==> delta: inputs <==
Design ULA_LCD, start of the top module:
module ULA_LCD(clk, rst, rs, rw, en, dados, SOMA, SUBT, MULT, IGUAL, A, B, sinalA, sinalB);
clock: 64.1 ns
lec_check: 0
abc_area: 1
cap_margin: 15
core_margin: 2
core_utilization: 72
cts_cluster_diameter: 226
cts_cluster_size: 32
slew_margin: 20
run.sh (not shown) runs the stock make flow with config.mk's settings and CLKGATE_MAP_FILE=.
==> cedar (differences from delta) <==
- CAP_MARGIN: 15 -> 20
- CTS_CLUSTER_DIAMETER: 226 -> default
- CTS_CLUSTER_SIZE: 32 -> default
==> flow/constraint.sdc (replaced) <==
create_clock -name core_clock -period 126.0 [get_ports {clk}]
set_input_delay 25.2000 -clock core_clock [delete_from_list [all_inputs] [get_ports {clk}]]
set_output_delay 25.2000 -clock core_clock [all_outputs]
set_load 0.01 [all_outputs]
==> lagoon (differences from delta) <==
- CAP_MARGIN: 15 -> 20
- CORE_UTILIZATION: 72 -> 71
- CTS_CLUSTER_DIAMETER: 226 -> default
- CTS_CLUSTER_SIZE: 32 -> default
==> flow/constraint.sdc (replaced) <==
create_clock -name core_clock -period 106.0 [get_ports {clk}]
set_input_delay 21.2000 -clock core_clock [delete_from_list [all_inputs] [get_ports {clk}]]
set_output_delay 21.2000 -clock core_clock [all_outputs]
set_load 0.01 [all_outputs]
==> impl_metrics.sql <==
-- implementation run metrics
INSERT INTO impl_metrics (metric_group, metric, value, unit) VALUES
('outcome', 'outcome', 'no timing/DRC/antenna violations', ''),
('die', 'core_util_floorplan', '0.713', ''),
('clocking', 'cts_resized', '0', ''),
('die', 'horizontal_die_dimension', '312', 'um'),
('place', 'dp_slack', '10.52', 'ns'),
('place', 'gp_routability_congestion', '1.05', ''),
('die', 'die_area', '0.0975', 'mm2'),
('die', 'coreArea', '0.0946', 'mm2'),
('die', 'std_cell_rows', '113', ''),
('global_routing', 'groute.layer.met2.usage', '0.712', ''),
('die', 'die.size.y', '312', 'um'),
('global_routing', 'globalRouteMet1Util', '0.542', ''),
('global_routing', 'gr-usage-met3', '0.0723', ''),
('place', 'post-dp-hpwl', '178000', 'um'),
('place', 'dp_cells', '13300', ''),
('layout', 'non_filler_cells_in_the_finished_layout', '13400', ''),
('global_routing', 'grt_overflow_total', '0', ''),
('clocking', 'postCtsSetupRepairBufs', '0', '');
[end of results for lagoon]
==> impl_metrics.sql <==
-- generated from flow reports
INSERT INTO impl_metrics (metric_group, metric, value, unit) VALUES
('outcome', 'outcome', 'did not finish', ''),
('outcome', 'outcome.stop_stage', 'global routing (5_1_grt)', ''),
('outcome', 'tool.error', '[ERROR GRT-0232] Routing congestion too high. Check the congestion heatmap in the GUI.', ''),
('die', 'die_area', '0.0961', 'mm2'),
('die', 'coreArea', '0.0930', 'mm2'),
('global_routing', 'gr-usage-met3', '0.760', ''),
('die', 'std_cell_rows', '112', ''),
('die', 'core_util_floorplan', '0.725', ''),
('place', 'dp_slack', '-6.53', 'ns'),
('place', 'post-dp-hpwl', '191000', 'um'),
('logic_synthesis', 'synthTopLogicFamily', 'simple AND/OR/NAND/NOR gates', ''),
('clocking', 'cts_resized', '110', ''),
('logic_synthesis', 'netlist_top_cells_count', 'nand2_1 (3141), inv_1 (1963), nor2_1 (1431)', ''),
('die', 'die.size.y', '310', 'um'),
('global_routing', 'globalRouteMet1Util', '0.849', ''),
('die', 'horizontal_die_dimension', '310', 'um'),
('clocking', 'postCtsSetupRepairBufs', '143', '');
[end of results for delta]
==> impl_metrics.sql <==
-- implementation run metrics
INSERT INTO impl_metrics (metric_group, metric, value, unit) VALUES
('die', 'horizontal_die_dimension', '310', 'um'),
('place', 'gp_routability_congestion', '1.11', ''),
('layout', 'non_filler_cells_in_the_finished_layout', '13300', ''),
('place', 'dp_slack', '27.63', 'ns'),
('outcome', 'outcome', 'no timing/DRC/antenna violations', ''),
('global_routing', 'grt_overflow_total', '0', ''),
('place', 'post-dp-hpwl', '178000', 'um'),
('die', 'die_area', '0.0961', 'mm2'),
('die', 'std_cell_rows', '112', ''),
('clocking', 'cts_resized', '0', ''),
('global_routing', 'gr-usage-met3', '0.0888', ''),
('worst_setup_path', 'timing.critical_path.required', '126.36', 'ns'),
('die', 'coreArea', '0.0930', 'mm2'),
('die', 'core_util_floorplan', '0.725', ''),
('place', 'dp_cells', '13300', ''),
('die', 'die.size.y', '310', 'um'),
('global_routing', 'globalRouteMet1Util', '0.548', ''),
('global_routing', 'groute.layer.met2.usage', '0.706', '');
[end of results for cedar]
